## Controller_FIR
module Controller_FIR (
	input	[7:0] 	VPPG,             
	input 		  	Find_Setting,     
	input 		  	CLK,              
	input 		  	rst_n,            
	output 	[6:0] 	DC_Comp,          
	output 	[3:0] 	pga_Gain,         
	output 		  	LED_IR,           
	output 		  	LED_RED,          
	output  [19:0] 	Out_RED_Filtered, 
	output  [19:0] 	Out_IR_Filtered,  
	output  [3:0] 	LED_Drive         
);
clock: 5.18 ns
lec_check: 0
cap_margin: 40
core_margin: 2
core_utilization: 72
cts_cluster_diameter: 361
cts_cluster_size: 21
place_density_lb_addon: 0.01
setup_slack_margin: -0.52
slew_margin: 20
tns_end_percent: 40
run.sh (not shown) runs the stock make flow with config.mk's settings and CLKGATE_MAP_FILE=.
The first run completed, yet does not pass: negative setup slack.
==> next run, changes <==
- ABC_AREA: unset -> 1
- CAP_MARGIN: 40 -> 20
- CTS_CLUSTER_DIAMETER: 361 -> unset
- CTS_CLUSTER_SIZE: 21 -> unset
- PLACE_DENSITY_LB_ADDON: 0.01 -> unset
- SETUP_SLACK_MARGIN: -0.52 -> unset
- TNS_END_PERCENT: 40 -> unset
- clock period: 5.18 -> 5.5 ns (I/O delays scaled with it)
The new run reached the layout checks and failed them: negative setup slack.
Count of clock-buffer cells in the layout came out higher by 90.
Routed wire length came out higher by about 11%.
==> next run, changes <==
- PLACE_DENSITY_LB_ADDON: unset -> 0.03
- clock period: 5.5 -> 4.28 ns (I/O delays scaled with it)
After rerunning:
- The changed run ran to the end with violations: negative setup slack
- synthesized area stays the same
- global-route usage rises by 0.42 points
- first-iteration DRC count falls by a few percent
- register-to-register slack loses 1.2 ns
- flip-flop count does not change
- clock skew rises by 0.026 ns
- clock-buffer cell count falls by 7
- cell count rises slightly
- die size does not change
- sequential share of layout area falls by 0.77 points

---

Setup of maple:
Controller_FIR again, from the RTL that the note above started with.
export LEC_CHECK = 0
export ABC_AREA = 1
export CAP_MARGIN = 20
export CELL_PAD_IN_SITES_DETAIL_PLACEMENT = 2
export CELL_PAD_IN_SITES_GLOBAL_PLACEMENT = 3
export CORE_MARGIN = 4
export CORE_UTILIZATION = 63
export CTS_CLUSTER_DIAMETER = 66
export HOLD_SLACK_MARGIN = 0.23
export MAX_ROUTING_LAYER = met4
export MIN_ROUTING_LAYER = met2
export PLACE_DENSITY_LB_ADDON = 0.23
export SLEW_MARGIN = 20
create_clock -name core_clock -period 6.17 [get_ports {CLK}]
maple did not finish: a tool error stopped it during global placement without I/O.
Here is what was changed in the inputs of nickel compared with maple.
Settings: a deleted CTS_CLUSTER_DIAMETER that had been 66; a deleted CELL_PAD_IN_SITES_GLOBAL_PLACEMENT that had been 3; a deleted HOLD_SLACK_MARGIN that had been 0.23; a change of CORE_MARGIN from 4 to 2; a change of CORE_UTILIZATION from 63 to 40; a deleted PLACE_DENSITY_LB_ADDON that had been 0.23; a deleted MAX_ROUTING_LAYER that had been met4; a deleted MIN_ROUTING_LAYER that had been met2; a deleted ABC_AREA that had been 1; a deleted CELL_PAD_IN_SITES_DETAIL_PLACEMENT that had been 2; a change of the clock period (ns, I/O delays scaled along) from 6.17 to 7.24.
==> comparison <==
maple did not finish; the tool stopped in global placement without I/O with error FLW-0024.
nickel ran to completion and came out clean on the timing, DRC and antenna checks.
Compared with maple, nickel shows synthesized-area fraction occupied by and/or/nand/nor cells lower by 5.1 points.
nickel vs maple — chip area in the Yosys report dropped by a few percent
When the final numbers for maple and nickel were put side by side, the fraction of the core area occupied by cells at floorplan turned out to be greater in maple.
Synthesized cell count delta for nickel relative to maple: 966 lower
Die area, nickel vs maple: up by more than a quarter
## Diff of input files: quartz against nickel
Settings: putting CORE_ASPECT_RATIO at 1.14 where nothing was set; swapping 2 for 7 in CORE_MARGIN; swapping 7.24 for 10.0 in the clock period (ns, I/O delays scaled along).
Results
- In the tables for quartz and nickel, wire length on met2 reads lower with nickel.
- On wire length of the first global-routing pass, nickel tracks quartz almost exactly.
- quartz and nickel ended up with nearly the same total area of sequential cells.
- Global-route met1 utilization ended up 1.7 points lower on quartz than on nickel.
- Re final wirelength: quartz and nickel aren't equal, and the lower value belongs to nickel.
- quartz finished every stage and its layout cleared the timing, DRC and antenna checks.
- The measured slew at the worst slew-check pin of quartz exceeds that of nickel by 0.051 ns.
[inputs] sierra vs quartz
Settings: putting PLACE_DENSITY_LB_ADDON at 0.17 where nothing was set; putting CTS_CLUSTER_SIZE at 22 where nothing was set; swapping 20 for 35 in CAP_MARGIN.
Register-to-register slack down 0.04 ns in sierra wrt quartz. sierra vs. quartz: post-placement setup slack went up by 0.011 ns. Comparing sierra and quartz, the lower total global routing track utilization was measured on quartz. Sort sierra and quartz by final core utilization asc -> top: quartz.
#### Input delta (zinc over sierra)
Settings: CORE_MARGIN: 7 -> 2; CORE_UTILIZATION: 40 -> 70; CAP_MARGIN: 35 -> 20; PLACE_DENSITY_LB_ADDON: 0.17 -> unset; CORE_ASPECT_RATIO: 1.14 -> unset; CTS_CLUSTER_SIZE: 22 -> 38; the clock period (ns, I/O delays scaled along): 10.0 -> 5.85.
Results
Number of global-route vias before repair up 1602 in zinc wrt sierra. zinc vs. sierra: data arrival time at the worst-slack endpoint -0.74 ns; worst hold slack ~0 delta; sequential share of layout area +0.24 points; cell count -9.4%; height of the die -31%. sierra completed end to end with timing, DRC and antenna clean. zinc -> stages 100% | layout checks FAIL | negative setup slack. Compared zinc vs sierra, and via count is up in zinc. Per the comparison of zinc with sierra, number of gates resized after cts went up 51, buffer share of cell area went up 0.64 points.
